## oak
Design fpm, start of the top module:
module fpm(
    input [32:1] a,
    input [32:1] b,
    input clk,
    input rst,
    input in_valid,
    output  [32:1] c,
    output out_valid
    );
wire [33:1] w_MAN_a,w_MAN_a2;         
wire [33:1] w_MAN_b,w_MAN_b2;         
wire [8:1] exp_a,exp_b,exp_a2,exp_b2;        
wire [32:1] a1,b1,a2,b2,a3,b3;      
wire sign_a,sign_b,sign_a2,sign_b2;          
reg sign_c;
wire sign_c3;                                
reg [9:1] r_EXP_c;
wire [9:1] w_EXP_c3;                         
wire [9:1] w_EXP_cs;
wire [9:1] w_EXP_cs2;
wire [65:1] w_MAN_c;                         
wire [65:1] w_MAN_cs;
assign w_MAN_a[33]=1'b0;
assign w_MAN_b[33]=1'b0;
reg [19:1] r_VALID;
always@(posedge clk)
    if (!rst)
        r_VALID <= 0;
    else
        r_VALID <= {r_VALID[18:1],in_valid};
assign out_valid=r_VALID[19];
dff_lvl_p1 p1(a,b,rst,clk,a1,b1);
getval m0(a1,b1,w_MAN_a[32:1],w_MAN_b[32:1],exp_a,exp_b,sign_a,sign_b);           
dff_lvl_p2 p2(a1,b1,w_MAN_a,w_MAN_b,exp_a,exp_b,sign_a,sign_b,rst,clk,a2,b2,w_MAN_a2,w_MAN_b2,exp_a2,exp_b2,sign_a2,sign_b2);
always@(*)
begin
    sign_c=sign_a2^sign_b2;
    r_EXP_c=exp_a2+exp_b2-127;
end
wallace m1(w_MAN_c,w_MAN_a2,w_MAN_b2,a2,b2,r_EXP_c,sign_c,clk,rst ,a3,b3,w_EXP_c3,sign_c3 );                                              
    mux22 m2(w_MAN_c[48],w_EXP_c3,w_EXP_cs);             
    mux21 m3(w_EXP_cs,a3,b3,w_EXP_cs2);                  
    mux23 m4(w_MAN_c,a3,b3,w_MAN_cs);                    
    mux24 m5(w_MAN_c[48],w_MAN_cs,w_EXP_cs2,a3,b3,c[31:1]);    
assign c[32]=sign_c3;
endmodule
clock: 2.89 ns
lec_check: 0
cap_margin: 40
core_margin: 2
core_utilization: 72
cts_cluster_diameter: 391
cts_cluster_size: 14
place_density_lb_addon: 0.05
setup_slack_margin: -0.3
slew_margin: 20
run.sh (not shown) runs the stock make flow with config.mk's settings and CLKGATE_MAP_FILE=.
The flow for oak finished, though final verification flagged setup timing.
Relative to oak, the following input files were edited for pine:
-- flow/config.mk --
<<< oak, line 8
export CAP_MARGIN = 40
>>> pine, line 8
export CAP_MARGIN = 20
<<< oak, line 10
export CORE_UTILIZATION = 72
export CTS_CLUSTER_DIAMETER = 391
export CTS_CLUSTER_SIZE = 14
export PLACE_DENSITY_LB_ADDON = 0.05
export SETUP_SLACK_MARGIN = -0.3
>>> pine, line 10
export CORE_UTILIZATION = 66
export CTS_CLUSTER_DIAMETER = 209
==> flow/constraint.sdc <==
create_clock -name core_clock -period 3.94 [get_ports {clk}]
set_input_delay 0.7880 -clock core_clock [delete_from_list [all_inputs] [get_ports {clk}]]
set_output_delay 0.7880 -clock core_clock [all_outputs]
set_load 0.01 [all_outputs]
### Flow results
Looking at the reports, pine completed the entire flow and the layout it produced met the timing, DRC and antenna checks.
Looking at net switching power, pine sits 17% lower than oak does.
Compared with oak, wire length in pine increased by a few percent.
Going from oak to pine, the non-clock buffer count in the final layout was found to have gone down by 23%.
Between pine and oak, the share of total power consumed by net switching figures differ only marginally.
The following lists how birch was set up differently from pine:
-- flow/config.mk --
<<< pine, line 8
>>> birch, line 8
export ABC_AREA = 1
<<< pine, line 10
export CORE_UTILIZATION = 66
export CTS_CLUSTER_DIAMETER = 209
>>> birch, line 11
export CORE_UTILIZATION = 70
==> flow/constraint.sdc <==
create_clock -name core_clock -period 2.36 [get_ports {clk}]
set_input_delay 0.4720 -clock core_clock [delete_from_list [all_inputs] [get_ports {clk}]]
set_output_delay 0.4720 -clock core_clock [all_outputs]
set_load 0.01 [all_outputs]
## What came out
- Ran to the end and failed final checks on antenna rules, setup timing: birch.
- birch ends up with a synthesized netlist cell count that is 31% higher than in pine.
- Lower number of antenna violations at the first check in global routing goes to birch over pine.
- In the metrics for birch and pine, the one carrying the higher non-clock buffer count is birch.
- As of birch, number of fill cells in the layout had fallen by a little under 10% compared to pine.
- Fraction of power spent switching nets in birch is 0.20 points higher than in pine
- Final setup TNS | birch below pine
- Looking at clock-buffer cell count, birch sits above pine.
## Diff of input files: maple against birch
-- flow/config.mk --
<<< birch, line 9
export CAP_MARGIN = 20
export CORE_MARGIN = 2
export CORE_UTILIZATION = 70
>>> maple, line 9
export CAP_MARGIN = 5
export CORE_MARGIN = 8
export CORE_UTILIZATION = 35
export HOLD_SLACK_MARGIN = -0.02
<<< birch, line 13
>>> maple, line 14
export TNS_END_PERCENT = 55
==> flow/constraint.sdc <==
create_clock -name core_clock -period 5.0 [get_ports {clk}]
set_input_delay 1.0000 -clock core_clock [delete_from_list [all_inputs] [get_ports {clk}]]
set_output_delay 1.0000 -clock core_clock [all_outputs]
set_load 0.01 [all_outputs]
[summary]
maple completed every stage of the flow, and the final layout passed the timing, DRC and antenna checks. [maple vs birch] clock power: lower in maple. Flip-flop and latch share of the layout cell area was lower in birch than in maple. Changes observed in maple relative to birch: final area went down; total met3 wirelength after detailed routing went down. met5 as the uppermost metal layer occupied by signal nets was reported by birch, and met4 by maple.

Starting RTL as in the previous note.
Design fpm, start of the top module:
module fpm(
    input [32:1] a,
    input [32:1] b,
    input clk,
    input rst,
    input in_valid,
    output  [32:1] c,
    output out_valid
    );
wire [33:1] w_MAN_a,w_MAN_a2;         
wire [33:1] w_MAN_b,w_MAN_b2;         
wire [8:1] exp_a,exp_b,exp_a2,exp_b2;        
wire [32:1] a1,b1,a2,b2,a3,b3;      
wire sign_a,sign_b,sign_a2,sign_b2;          
reg sign_c;
wire sign_c3;                                
reg [9:1] r_EXP_c;
wire [9:1] w_EXP_c3;                         
wire [9:1] w_EXP_cs;
wire [9:1] w_EXP_cs2;
wire [65:1] w_MAN_c;                         
wire [65:1] w_MAN_cs;
assign w_MAN_a[33]=1'b0;
assign w_MAN_b[33]=1'b0;
reg [19:1] r_VALID;
always@(posedge clk)
    if (!rst)
        r_VALID <= 0;
    else
        r_VALID <= {r_VALID[18:1],in_valid};
assign out_valid=r_VALID[19];
dff_lvl_p1 p1(a,b,rst,clk,a1,b1);
getval m0(a1,b1,w_MAN_a[32:1],w_MAN_b[32:1],exp_a,exp_b,sign_a,sign_b);           
dff_lvl_p2 p2(a1,b1,w_MAN_a,w_MAN_b,exp_a,exp_b,sign_a,sign_b,rst,clk,a2,b2,w_MAN_a2,w_MAN_b2,exp_a2,exp_b2,sign_a2,sign_b2);
always@(*)
begin
    sign_c=sign_a2^sign_b2;
    r_EXP_c=exp_a2+exp_b2-127;
end
wallace m1(w_MAN_c,w_MAN_a2,w_MAN_b2,a2,b2,r_EXP_c,sign_c,clk,rst ,a3,b3,w_EXP_c3,sign_c3 );                                              
    mux22 m2(w_MAN_c[48],w_EXP_c3,w_EXP_cs);             
    mux21 m3(w_EXP_cs,a3,b3,w_EXP_cs2);                  
    mux23 m4(w_MAN_c,a3,b3,w_MAN_cs);                    
    mux24 m5(w_MAN_c[48],w_MAN_cs,w_EXP_cs2,a3,b3,c[31:1]);    
assign c[32]=sign_c3;
endmodule
export LEC_CHECK = 0
export ABC_AREA = 1
export CAP_MARGIN = 5
export CELL_PAD_IN_SITES_DETAIL_PLACEMENT = 1
export CORE_ASPECT_RATIO = 1.92
export CORE_MARGIN = 8
export CORE_UTILIZATION = 35
export HOLD_SLACK_MARGIN = -0.02
export SLEW_MARGIN = 20
export TNS_END_PERCENT = 55
create_clock -name core_clock -period 7.22 [get_ports {clk}]
Next try:
Settings changed: ABC_AREA 1 to unset, CAP_MARGIN 5 to 20, CELL_PAD_IN_SITES_DETAIL_PLACEMENT 1 to unset, CORE_ASPECT_RATIO 1.92 to unset, CORE_MARGIN 8 to 2, CORE_UTILIZATION 35 to 70, HOLD_SLACK_MARGIN -0.02 to unset, TNS_END_PERCENT 55 to unset.
Clock period 7.22 ns to 3.92 ns, I/O delays scaled along.
Total power climbs by 87%.
Worst setup slack degrades by 1.1 ns.
Synthesized area drops by 2.8%.
Non-clock buffer count climbs by 53.
Cell count drops by 30%.
Routed wire length drops by 23%.
Global-route usage climbs by 9.9 points.
Critical path depth drops by 7.
Count of clock-buffer cells in the layout climbs by 50.
Via count drops by 16%.
Die size drops by 53%.
Next try:
Settings changed: ABC_AREA set to 0, CORE_UTILIZATION 70 to 72, CTS_CLUSTER_DIAMETER set to 105, PLACE_DENSITY set to 0.42, SETUP_SLACK_MARGIN set to 0.76.
Clock period 3.92 ns to 2.69 ns, I/O delays scaled along.
With this change the flow finished but failed the layout checks on setup timing.
Power is higher by 45%.
Via count climbs by 3.0%.
Design area came out higher by 2.7%.
Clock skew drops by 0.025 ns.
Global-route usage rises by 2.0 points.
Clock-buffer cell count climbs by 5.
Next try:
Settings changed: ABC_AREA 0 to unset, CORE_UTILIZATION 72 to 61, CTS_CLUSTER_DIAMETER 105 to 209, PLACE_DENSITY 0.42 to unset, SETUP_SLACK_MARGIN 0.76 to 0.9.
Clock period 2.69 ns to 3.31 ns, I/O delays scaled along.
=> The changed run completed, yet does not pass: setup timing; synthesized area stays the same; cell area shrinks by 2.3%; utilization shrinks by 15 points; total power shrinks by 19%; die area grows by about 18%; flip-flop count stays the same; combinational power shrinks by 35%; critical path depth stays the same.
Next try:
Settings changed: CORE_UTILIZATION 61 to 70, CTS_CLUSTER_DIAMETER 209 to 348, CTS_CLUSTER_SIZE set to 31, SETUP_SLACK_MARGIN 0.9 to unset.
Clock period 3.31 ns to 3.28 ns, I/O delays scaled along.
The new run reached the layout checks and failed them: setup timing.
Non-clock buffer count decreases by 10.
Power decreases by about 22%.
Sequential power increases by about 0.8%.
Core utilization increases by 5.1 points.
Setup slack improves by 0.023 ns.
Combinational power decreases by about 3%.
Final area decreases by about 7%.
Next try:
Settings changed: ABC_AREA set to 1, CORE_UTILIZATION 70 to 40, CTS_CLUSTER_DIAMETER 348 to unset, CTS_CLUSTER_SIZE 31 to unset, SETUP_SLACK_MARGIN set to -0.16.
Clock period 3.28 ns to 5.0 ns, I/O delays scaled along.
=> With this change the flow went through all stages and came out clean; flip-flop count stays the same; count of clock-buffer cells in the layout is higher by 502; clock skew is higher by 0.053 ns; register-to-register slack gains 1.7 ns; first-iteration DRC count is lower by about 0.6%; combinational power is lower by 23%; routed wire length is higher by about 12%; critical path depth is higher by 4; area after synthesis is higher by about 3%.

Setup of run 5:
Starting RTL as in the previous note.
Settings: LEC_CHECK=0, CAP_MARGIN=0, CORE_MARGIN=2, CORE_UTILIZATION=72, CTS_CLUSTER_DIAMETER=391, CTS_CLUSTER_SIZE=14, HOLD_SLACK_MARGIN=0.3, SETUP_SLACK_MARGIN=-0.3, SLEW_MARGIN=20; clock period 2.89 ns.
The final report for run 5 shows a completed flow and a layout that fails verification, specifically negative setup slack.
Here is what was changed in the inputs of run 4 compared with run 5.
- clearing HOLD_SLACK_MARGIN, which used to be 0.3
[summary]
Layout checks on run 4: not met. Flow itself completed; violations: negative setup slack.
| share of the clock period used by the worst path after layout | run 4 vs run 5 | ≈ equal |
Compared to run 5, run 4 has sum of met2 wire segment lengths after detailed routing 1100 um lower.
Re number of cell rows: no difference whatsoever between run 5 and run 4.
Between run 5 and run 4, the difference in fraction of power spent switching nets is negligible.
From run 5 to run 4 the numbers moved as follows: worst hold slack across all endpoints lower, post-cts hold-fix buffer tally lower.
Higher core utilization among run 5 and run 4: run 5
From run 4 to run 5, maximum fanout along the worst path did not move at all.
Compared run 4 against run 5; clock skew within noise.

lane 1:
fpm again, from the RTL that the note above started with.
==> flow/config.mk <==
export PLATFORM = sky130hd
export DESIGN_NAME = fpm
export DESIGN_NICKNAME = fpm
export VERILOG_FILES = /design/flow/design.v
export SDC_FILE = /design/flow/constraint.sdc
export NUM_CORES = 4
export LEC_CHECK = 0
export ABC_AREA = 1
export CAP_MARGIN = 0
export CORE_MARGIN = 2
export CORE_UTILIZATION = 72
export CTS_CLUSTER_DIAMETER = 400
export CTS_CLUSTER_SIZE = 11
export PLACE_DENSITY_LB_ADDON = 0.01
export SLEW_MARGIN = 35
==> flow/constraint.sdc <==
create_clock -name core_clock -period 2.22 [get_ports {clk}]
set_input_delay 0.4440 -clock core_clock [delete_from_list [all_inputs] [get_ports {clk}]]
set_output_delay 0.4440 -clock core_clock [all_outputs]
set_load 0.01 [all_outputs]
No crash in lane 1: every stage finished, but the layout fails its final checks due to negative setup slack.
For lane 2, these inputs were changed with respect to lane 1:
Settings: CORE_UTILIZATION now 35, was 72; CAP_MARGIN now 20, was 0; CTS_CLUSTER_DIAMETER no longer set, was 400; CTS_CLUSTER_SIZE no longer set, was 11; PLACE_DENSITY_LB_ADDON no longer set, was 0.01; ABC_AREA no longer set, was 1; SLEW_MARGIN now 20, was 35; the clock period (ns, I/O delays scaled along) now 4.8, was 2.22.
==> results <==
Lane 2: full flow OK, the timing, DRC and antenna checks passed. Between lane 2 and lane 1, the multiplexer fraction of the synthesized cell area does not differ in any meaningful way. Diff lane 1 -> lane 2: clock power down 51%, data required time of the worst path up 2.06 ns, final-layout non-clock buffer area share down 2.6 points, post-cts hold-fix buffer tally down 14. Summary — global-route usage, lane 2 relative to lane 1: lower, by 17 points. Utilization of the core after routing (lane 2 over lane 1): decrease, 42 points. Lane 2 ends up with a sequential share of layout area that is 1.2 points higher than in lane 1. Relative to lane 1, the first-iteration DRC count measured on lane 2 has decreased by more than a quarter. Diff lane 1 -> lane 2 | chip area from the yosys synthesis statistics | down by a few percent.
Power figures rest on the tool's default switching activity, not on a simulated workload.
